## ALU_STAGE
module ALU_STAGE (
  input clock_in,
  input [31:0] a_in,
  input [31:0] b_in,
  input [3:0] uop_in,
  output [31:0] result_out
);
make LEC_CHECK=0 CAP_MARGIN=10 CELL_PAD_IN_SITES_GLOBAL_PLACEMENT=3 CORE_MARGIN=7 CORE_UTILIZATION=40 CTS_CLUSTER_SIZE=58 MIN_ROUTING_LAYER=met2 SETUP_SLACK_MARGIN=-0.2 SLEW_MARGIN=20 TNS_END_PERCENT=75 finish   # period 5.5 ns
run.sh (not shown) runs the stock make flow with config.mk's settings and CLKGATE_MAP_FILE=.
The first run produced a clean layout.
Then changed:
Settings changed: ABC_AREA set to 1, CAP_MARGIN 10 to 20, CELL_PAD_IN_SITES_GLOBAL_PLACEMENT 3 to not set, CORE_MARGIN 7 to 2, CORE_UTILIZATION 40 to 72, CTS_CLUSTER_DIAMETER set to 353, CTS_CLUSTER_SIZE 58 to 100, MIN_ROUTING_LAYER met2 to not set, SETUP_SLACK_MARGIN -0.2 to not set, TNS_END_PERCENT 75 to not set.
Clock period 5.5 ns to 1.46 ns, I/O delays scaled along.
What happened:
- The changed run never finished: it broke off in detailed placement (DPL-0033)
- synthesized area increases by about a fifth
- die area decreases by well over a third
- synthesized cell count increases by well over a third


job 1586:
The RTL this note starts from:
==> flow/design.v <==
module ALU_STAGE (
  input clock_in,
  input [31:0] a_in,
  input [31:0] b_in,
  input [3:0] uop_in,
  output [31:0] result_out
);
reg [31:0] a_q;
reg [31:0] b_q;
reg [3:0] uop_q;
reg [31:0] result_q;
wire [31:0] alu_result;
ALU #(.DATA_WIDTH(32)) alu0 (
  .a_data_in(a_q),
  .b_data_in(b_q),
  .uop_in(uop_q),
  .result_out(alu_result)
);
always @(posedge clock_in) begin
  a_q <= a_in;
  b_q <= b_in;
  uop_q <= uop_in;
  result_q <= alu_result;
end
assign result_out = result_q;
endmodule

module ALU
  #(parameter DATA_WIDTH = 32)(
    input [DATA_WIDTH-1:0]  a_data_in,  
    input [DATA_WIDTH-1:0]  b_data_in,  
    input [3:0]             uop_in,
    output reg [DATA_WIDTH-1:0] result_out
);
always@(*) begin
  case(uop_in)
    4'b0000: result_out = a_data_in + b_data_in;
    4'b0001: result_out = a_data_in - b_data_in;
    4'b0010: result_out = a_data_in|b_data_in;
    4'b0011: result_out = a_data_in&b_data_in;
    4'b0100: result_out = a_data_in^b_data_in;
    4'b1000: result_out = a_data_in;
    4'b1001: result_out = b_data_in;
    4'b1010: result_out = ($signed(a_data_in)<$signed(b_data_in))?32'd1:32'd0;
    4'b1011: result_out = (a_data_in<b_data_in)?32'd1:32'd0;
    4'b1101: result_out = $signed(a_data_in) >>> b_data_in[4:0];
    4'b1110: result_out = a_data_in >> b_data_in[4:0];
    4'b1111: result_out = a_data_in << b_data_in[4:0];
    default: result_out = 32'h00000000;
  endcase
end
endmodule
clock: 4.0 ns
lec_check: 0
cap_margin: 20
cell_pad_in_sites_global_placement: 2
core_margin: 2
core_utilization: 40
cts_cluster_diameter: 365
cts_cluster_size: 98
place_density_lb_addon: 0.3
setup_slack_margin: -0.29
slew_margin: 20
tns_end_percent: 5
--- input diff job 1586..job 7643 ---
- removing CTS_CLUSTER_SIZE (formerly 98)
- removing CELL_PAD_IN_SITES_GLOBAL_PLACEMENT (formerly 2)
- removing TNS_END_PERCENT (formerly 5)
- removing CTS_CLUSTER_DIAMETER (formerly 365)
- changing CORE_UTILIZATION from 40 to 9
- removing PLACE_DENSITY_LB_ADDON (formerly 0.3)
- removing SETUP_SLACK_MARGIN (formerly -0.29)
- changing the clock period (ns, I/O delays scaled along) from 4.0 to 4.67
The higher total length of routed wires of job 1586 and job 7643 is in job 7643. [diff] highest clock rate, job 7643 relative to job 1586: regression. Summary: with job 1586 as the reference, overall chip area in job 7643 moved up by more than 100%. Every stage of the flow completed for job 7643, and the final layout passed the timing, design-rule and antenna checks. Job 7643 ended up with sky130_fd_sc_hd__a31oi_1 as its cell at the slowest stage of the critical path; job 1586 ended up with sky130_fd_sc_hd__o311ai_1. Re clock latency on the worst-skew pair: job 1586 was lower than job 7643. Number of antenna violations at the first check in global routing was lower in the run labelled job 1586. In job 7643 the routability congestion estimate from global placement turned out about 3.3% higher than in job 1586. On internal power, job 7643 does better than job 1586.
The following lists how job 393 was set up differently from job 7643:
- SETUP_SLACK_MARGIN: unset -> -0.01
- ABC_AREA: unset -> 0
- MIN_ROUTING_LAYER: unset -> met1
- TNS_END_PERCENT: unset -> 45
- CAP_MARGIN: 20 -> 35
- CORE_UTILIZATION: 9 -> 72
- the clock period (ns, I/O delays scaled along): 4.67 -> 1.37
### Flow results
Comparing job 393 against job 7643, there is no change at all in cell count after synthesis. Job 393 never completed; the flow aborted with a tool error in detailed placement. Per the final summary, job 7643 finished and its layout is clean on timing, DRC and antenna. Job 393 — floorplan die height 64% lower, job 7643 as reference. Re total die size: job 7643 was higher than job 393. The post-synth net total was comparable across job 7643 and job 393. Diff job 7643 and job 393: floorplan utilization lower in job 7643. Sort job 7643 and job 393 by weighted congestion reported at the end of routability-driven placement, ascending, and job 7643 comes first. The synthesis area per yosys was comparable across job 7643 and job 393. From job 7643 to job 393, share of synthesized area spent on multiplexers did not move at all. Job 393 against job 7643; horizontal die dimension is down by more than half. Core area in job 393 vs job 7643: down 0.10 mm^2.
Relative to job 393, the following input files were edited for job 6899:
- changing CAP_MARGIN from 35 to 20
- removing TNS_END_PERCENT (formerly 45)
- removing MIN_ROUTING_LAYER (formerly met1)
- removing ABC_AREA (formerly 0)
- removing SETUP_SLACK_MARGIN (formerly -0.01)
- changing CORE_UTILIZATION from 72 to 40
- changing the clock period (ns, I/O delays scaled along) from 1.37 to 3.7
==> comparison <==
- Across job 393 and job 6899, a clean result was obtained everywhere but in job 393.
- Stage in which a tool error killed job 393: detailed placement.
- Job 393 -> job 6899: synthesized area delta 0, exact match
- As far as post-synth tally of flip-flops with integrated enable goes, job 393 and job 6899 are indistinguishable; the numbers are identical.
- From job 393 to job 6899 the numbers moved as follows: number of nets at floorplan did not really move, die boundary width saw an increase, total core area went up, routability congestion estimate fell 21%, area fraction in compound gates held.
- Synthesized cell count came out exactly the same in job 6899 and job 393.
- Die area is higher on job 6899
- Count of standard-cell rows: job 6899 vs job 393 up about 36%


Starts from the design.v that is shown in full above.
==> flow/config.mk <==
export PLATFORM = sky130hd
export DESIGN_NAME = ALU_STAGE
export DESIGN_NICKNAME = ALU_STAGE
export VERILOG_FILES = /design/flow/design.v
export SDC_FILE = /design/flow/constraint.sdc
export NUM_CORES = 4
export LEC_CHECK = 0
export ABC_AREA = 1
export CAP_MARGIN = 20
export CORE_ASPECT_RATIO = 0.5
export CORE_MARGIN = 2
export CORE_UTILIZATION = 72
export CTS_CLUSTER_DIAMETER = 353
export CTS_CLUSTER_SIZE = 100
export PLACE_DENSITY = 0.38
export SETUP_SLACK_MARGIN = 0.22
export SLEW_MARGIN = 20
export TNS_END_PERCENT = 5
==> flow/constraint.sdc <==
create_clock -name core_clock -period 1.46 [get_ports {clock_in}]
set_input_delay 0.2920 -clock core_clock [delete_from_list [all_inputs] [get_ports {clock_in}]]
set_output_delay 0.2920 -clock core_clock [all_outputs]
set_load 0.01 [all_outputs]
The starting point died in detailed placement on DPL-0033.
Change:
--- a/flow/config.mk
+++ b/flow/config.mk
@@ -14,3 +14,3 @@
 export CTS_CLUSTER_SIZE = 100
-export PLACE_DENSITY = 0.38
+export PLACE_DENSITY = 0.89
 export SETUP_SLACK_MARGIN = 0.22
Outcome:
- The new run never finished: it broke off in detailed placement, error DPL-0033
- synthesized cell count is unchanged
- synthesized area stays the same
- die size is unchanged
Change:
==> flow/config.mk (replaced) <==
export PLATFORM = sky130hd
export DESIGN_NAME = ALU_STAGE
export DESIGN_NICKNAME = ALU_STAGE
export VERILOG_FILES = /design/flow/design.v
export SDC_FILE = /design/flow/constraint.sdc
export NUM_CORES = 4
export LEC_CHECK = 0
export CAP_MARGIN = 20
export CORE_MARGIN = 2
export CORE_UTILIZATION = 65
export CTS_CLUSTER_DIAMETER = 27
export SLEW_MARGIN = 20
==> flow/constraint.sdc (replaced) <==
create_clock -name core_clock -period 3.12 [get_ports {clock_in}]
set_input_delay 0.6240 -clock core_clock [delete_from_list [all_inputs] [get_ports {clock_in}]]
set_output_delay 0.6240 -clock core_clock [all_outputs]
set_load 0.01 [all_outputs]
After rerunning: With this change the flow finished with setup timing left. Synthesized cell count came out lower by 39%. Die size came out lower by 5.5%. Synthesized area is lower by 15%.
Change:
--- a/flow/config.mk
+++ b/flow/config.mk
@@ -9,4 +9,7 @@
 export CORE_MARGIN = 2
-export CORE_UTILIZATION = 65
+export CORE_UTILIZATION = 70
 export CTS_CLUSTER_DIAMETER = 27
+export CTS_CLUSTER_SIZE = 37
+export HOLD_SLACK_MARGIN = 0.29
+export SETUP_SLACK_MARGIN = 0.87
 export SLEW_MARGIN = 20
=> The changed run aborted during global routing (GRT-0116). Area after synthesis stays the same. Die size fell by a few percent. Synthesized cell count stays the same.


RTL: the design.v shown in full above, as it stands there.
Settings: LEC_CHECK=0, CAP_MARGIN=20, CORE_MARGIN=2, CORE_UTILIZATION=67, CTS_CLUSTER_DIAMETER=28, SETUP_SLACK_MARGIN=0.17, SLEW_MARGIN=20; clock period 3.16 ns.
The baseline completed and failed the layout checks on negative setup slack.
Rerun with:
--- a/flow/config.mk
+++ b/flow/config.mk
@@ -7,7 +7,9 @@
 export LEC_CHECK = 0
+export ABC_AREA = 1
 export CAP_MARGIN = 20
 export CORE_MARGIN = 2
-export CORE_UTILIZATION = 67
-export CTS_CLUSTER_DIAMETER = 28
-export SETUP_SLACK_MARGIN = 0.17
+export CORE_UTILIZATION = 72
+export CTS_CLUSTER_DIAMETER = 374
+export CTS_CLUSTER_SIZE = 100
+export PLACE_DENSITY_LB_ADDON = 0.0
 export SLEW_MARGIN = 20
==> flow/constraint.sdc (replaced) <==
create_clock -name core_clock -period 2.68 [get_ports {clock_in}]
set_input_delay 0.5360 -clock core_clock [delete_from_list [all_inputs] [get_ports {clock_in}]]
set_output_delay 0.5360 -clock core_clock [all_outputs]
set_load 0.01 [all_outputs]
The new run completed, yet does not pass: negative setup slack.
Total power rises by 17%.
Hold slack gains 0.019 ns.
Global-route usage grows by 7.7 points.
Clock-buffer cell count climbs by 1.
First-iteration DRC count goes up by 24%.
Critical path depth fell by 4.


job 5414:
// ALU_STAGE: RTL as listed in full above, without the edits since
make LEC_CHECK=0 CAP_MARGIN=35 CORE_MARGIN=2 CORE_UTILIZATION=68 CTS_CLUSTER_DIAMETER=244 CTS_CLUSTER_SIZE=52 SLEW_MARGIN=20 finish   # period 2.6 ns
Job 5414 terminated abnormally: global routing reported GRT-0116.
Modified inputs, job 6297 compared to job 5414
- removing CTS_CLUSTER_SIZE (formerly 52)
- removing CTS_CLUSTER_DIAMETER (formerly 244)
- changing CORE_UTILIZATION from 68 to 61
- setting MIN_ROUTING_LAYER to met1 for the first time
- setting ABC_AREA to 0 for the first time
- setting SETUP_SLACK_MARGIN to -0.13 for the first time
- setting HOLD_SLACK_MARGIN to 0.29 for the first time
- setting TNS_END_PERCENT to 45 for the first time
- changing the clock period (ns, I/O delays scaled along) from 2.6 to 2.14
## What came out
Re effective utilization at floorplan: job 5414 was higher than job 6297.
Job 6297 ended with more core area than job 5414.
Reported for job 6297 and job 5414, synthesized net count turned out identical to the last digit.
Comparing job 6297 against job 5414, there is no change at all in area after synthesis.
| cell count after placement | job 6297 vs job 5414 | 8.0% higher |
From job 6297 to job 5414, number of top-level design ports did not move at all.
In the summary table, job 6297 is marked failed, with error DPL-0033 raised in clock tree synthesis.
Die size: job 6297 exceeds job 5414
Re placer congestion estimate: job 6297 is 2.5% down on job 5414.
Here is what was changed in the inputs of job 7451 compared with job 6297.
- swapping 2 for 10 in CORE_MARGIN
- putting CORE_ASPECT_RATIO at 1.36 where nothing was set
- putting GPL_ROUTABILITY_DRIVEN at 0 where nothing was set
- putting CELL_PAD_IN_SITES_DETAIL_PLACEMENT at 2 where nothing was set
- clearing HOLD_SLACK_MARGIN, which used to be 0.29
- putting PLACE_DENSITY_LB_ADDON at 0.15 where nothing was set
- swapping -0.13 for 0.14 in SETUP_SLACK_MARGIN
- swapping 20 for 30 in SLEW_MARGIN
- putting CTS_CLUSTER_SIZE at 86 where nothing was set
- swapping met1 for met2 in MIN_ROUTING_LAYER
- swapping 61 for 44 in CORE_UTILIZATION
Notes after the runs:
- For standard-cell row count, dividing the value from job 6297 by the value from job 7451 gives 0.73.
- Relative to job 6297, width of the die has gone up in job 7451.
- Of job 7451 and job 6297, not a single run came through the flow clean.
- Comparing job 7451 against job 6297, there is no change at all in count of buffers inserted at the top-level ports.
- Vertical die size (job 6297 / job 7451): 0.68
- Job 7451 -> job 6297: number of ports placed on the die boundary delta 0, exact match
diff inputs: job 7451 => job 8360
- a change of CORE_UTILIZATION from 44 to 68
- a change of SLEW_MARGIN from 30 to 20
- a change of CAP_MARGIN from 35 to 20
- a deleted SETUP_SLACK_MARGIN that had been 0.14
- a deleted MIN_ROUTING_LAYER that had been met2
- a deleted TNS_END_PERCENT that had been 45
- a deleted CTS_CLUSTER_SIZE that had been 86
- a deleted GPL_ROUTABILITY_DRIVEN that had been 0
- a change of CORE_MARGIN from 10 to 2
- a deleted CELL_PAD_IN_SITES_DETAIL_PLACEMENT that had been 2
- a deleted PLACE_DENSITY_LB_ADDON that had been 0.15
- a deleted CORE_ASPECT_RATIO that had been 1.36
- a deleted ABC_AREA that had been 0
- a change of the clock period (ns, I/O delays scaled along) from 2.14 to 3.7
Results
Job 8360 finished every step from synthesis to the final layout, and the layout passed the timing, design-rule and antenna checks.
Delta (job 8360 minus job 7451): core utilization before placement moved up; total of buffers placed on input and output ports stayed essentially flat; chip area line of the yosys report now sits at about the same level.
[compare] base=job 7451 new=job 8360: area inside the core boundary lost 35%, synthesized-area fraction occupied by xor and xnor cells stayed essentially flat, count of library flops with an enable pin essentially unchanged.
Taking job 7451 as the reference point, the total die area of job 8360 falls by 46%.
--- input diff job 8360..job 5073 ---
- CTS_CLUSTER_SIZE now 100, previously not set
- CTS_CLUSTER_DIAMETER now 353, previously not set
- PLACE_DENSITY now 0.38, previously not set
- CORE_ASPECT_RATIO now 0.5, previously not set
- ABC_AREA now 1, previously not set
- CORE_UTILIZATION now 72, was 68
- the clock period (ns, I/O delays scaled along) now 1.46, was 3.7
No final results exist for job 5073, since it was stopped by error DPL-0033 during detailed placement. Compared with job 8360, job 5073 shows post-synth net total that has gone up by more than half. Changes observed in job 5073 relative to job 8360: count of distinct cell types in the synthesized netlist shrank by 49, chip area in the Yosys report went up. Taking job 8360 as the reference, in job 5073 last weighted congestion value of the routability-driven placer picked up an extra about 13%, synthesized area picked up an extra 1800 sq um, height of the die lost 25%, synthesized cell count picked up an extra 926, simple-gate portion of the synthesized area picked up an extra 32 points. On post-synthesis xor/xnor area fraction, job 5073 and job 8360 are neck and neck. Job 5073 vs. job 8360: sequential share of the synthesized area went down by 2.7 points.
### job 5073 -> job 642
- SETUP_SLACK_MARGIN: unset -> 0.44
- TNS_END_PERCENT: unset -> 5
==> results <==
- What ended job 642 was a tool error in detailed placement; the run never finished.
- For synthesized area, job 5073 and job 642 come out practically identical.
- Diff job 642..job 5073 | sequential share of the synthesized area | unchanged
- In terms of core box area, job 5073 and job 642 differ only marginally.
- Diff job 5073 -> job 642: row count ~0 delta, cell count listed in synth_stat.txt ~0 delta, synthesized cell count ~0 delta, die size ~0 delta.
- From job 5073 to job 642 the numbers moved as follows: port buffer count held steady; placer's final routability congestion estimate shrank by 2.5%; post-synth area from yosys stat flat; post-synthesis simple-gate area fraction level.


RTL: the design.v shown in full above, as it stands there.
Settings: LEC_CHECK=0, ABC_AREA=0, CAP_MARGIN=35, CELL_PAD_IN_SITES_DETAIL_PLACEMENT=2, CORE_MARGIN=10, CORE_UTILIZATION=44, CTS_CLUSTER_SIZE=86, MIN_ROUTING_LAYER=met1, SLEW_MARGIN=20, TNS_END_PERCENT=45; clock period 2.14 ns.
The starting point stopped in detailed placement (3_5_place_dp).
Rerun with:
CELL_PAD_IN_SITES_DETAIL_PLACEMENT = not set   (was 2)
CORE_MARGIN = 2   (was 10)
CORE_UTILIZATION = 65   (was 44)
CTS_CLUSTER_SIZE = not set   (was 86)
HOLD_SLACK_MARGIN = 0.3   (was not set)
SETUP_SLACK_MARGIN = -0.16   (was not set)
=> Now the flow stopped in clock tree synthesis (4_1_cts) with DPL-0038. Synthesized cell count is unchanged. Synthesized area is unchanged. Die size goes down by about 43%.
Rerun with:
ABC_AREA = 1   (was 0)
CORE_UTILIZATION = 58   (was 65)
CTS_CLUSTER_DIAMETER = 33   (was not set)
CTS_CLUSTER_SIZE = 72   (was not set)
SETUP_SLACK_MARGIN = 0.12   (was -0.16)
Now the flow finished but failed the layout checks on negative setup slack. Synthesized area went up by 17%. Synthesized cell count rises by 65%. Die size increases by 30%.
Rerun with:
ABC_AREA = 0   (was 1)
CAP_MARGIN = 10   (was 35)
CELL_PAD_IN_SITES_DETAIL_PLACEMENT = 2   (was not set)
CELL_PAD_IN_SITES_GLOBAL_PLACEMENT = 1   (was not set)
CORE_ASPECT_RATIO = 1.36   (was not set)
CORE_MARGIN = 10   (was 2)
CORE_UTILIZATION = 44   (was 58)
CTS_CLUSTER_DIAMETER = not set   (was 33)
CTS_CLUSTER_SIZE = 32   (was 72)
GPL_ROUTABILITY_DRIVEN = 0   (was not set)
MIN_ROUTING_LAYER = met2   (was met1)
PLACE_DENSITY_LB_ADDON = 0.15   (was not set)
SETUP_SLACK_MARGIN = 0.01   (was 0.12)
SLEW_MARGIN = 30   (was 20)
What happened: Now the flow failed in detailed placement (3_5_place_dp), error DPL-0033. Synthesized cell count drops by about 40%. Die area climbs by 36%. Area after synthesis drops by about 15%.
Rerun with:
CAP_MARGIN = 35   (was 10)
CELL_PAD_IN_SITES_DETAIL_PLACEMENT = not set   (was 2)
CELL_PAD_IN_SITES_GLOBAL_PLACEMENT = not set   (was 1)
CORE_ASPECT_RATIO = not set   (was 1.36)
CORE_MARGIN = 2   (was 10)
CORE_UTILIZATION = 61   (was 44)
CTS_CLUSTER_SIZE = not set   (was 32)
GPL_ROUTABILITY_DRIVEN = not set   (was 0)
HOLD_SLACK_MARGIN = not set   (was 0.3)
MIN_ROUTING_LAYER = met1   (was met2)
PLACE_DENSITY_LB_ADDON = not set   (was 0.15)
SETUP_SLACK_MARGIN = -0.11   (was 0.01)
SLEW_MARGIN = 20   (was 30)
After rerunning: Now the flow died in clock tree synthesis (4_1_cts). Synthesized cell count is unchanged. Die size came out lower by well over a third. Synthesized area does not change.
Rerun with:
ABC_AREA = 1   (was 0)
CORE_UTILIZATION = 56   (was 61)
HOLD_SLACK_MARGIN = 0.29   (was not set)
SETUP_SLACK_MARGIN = 0.12   (was -0.11)
The changed run reached the layout checks and failed them: negative setup slack.
Die area rose by a quarter to a third.
Synthesized area increases by about a fifth.
Synthesized cell count grows by well over a third.
Power figures rest on the tool's default switching activity, not on a simulated workload.
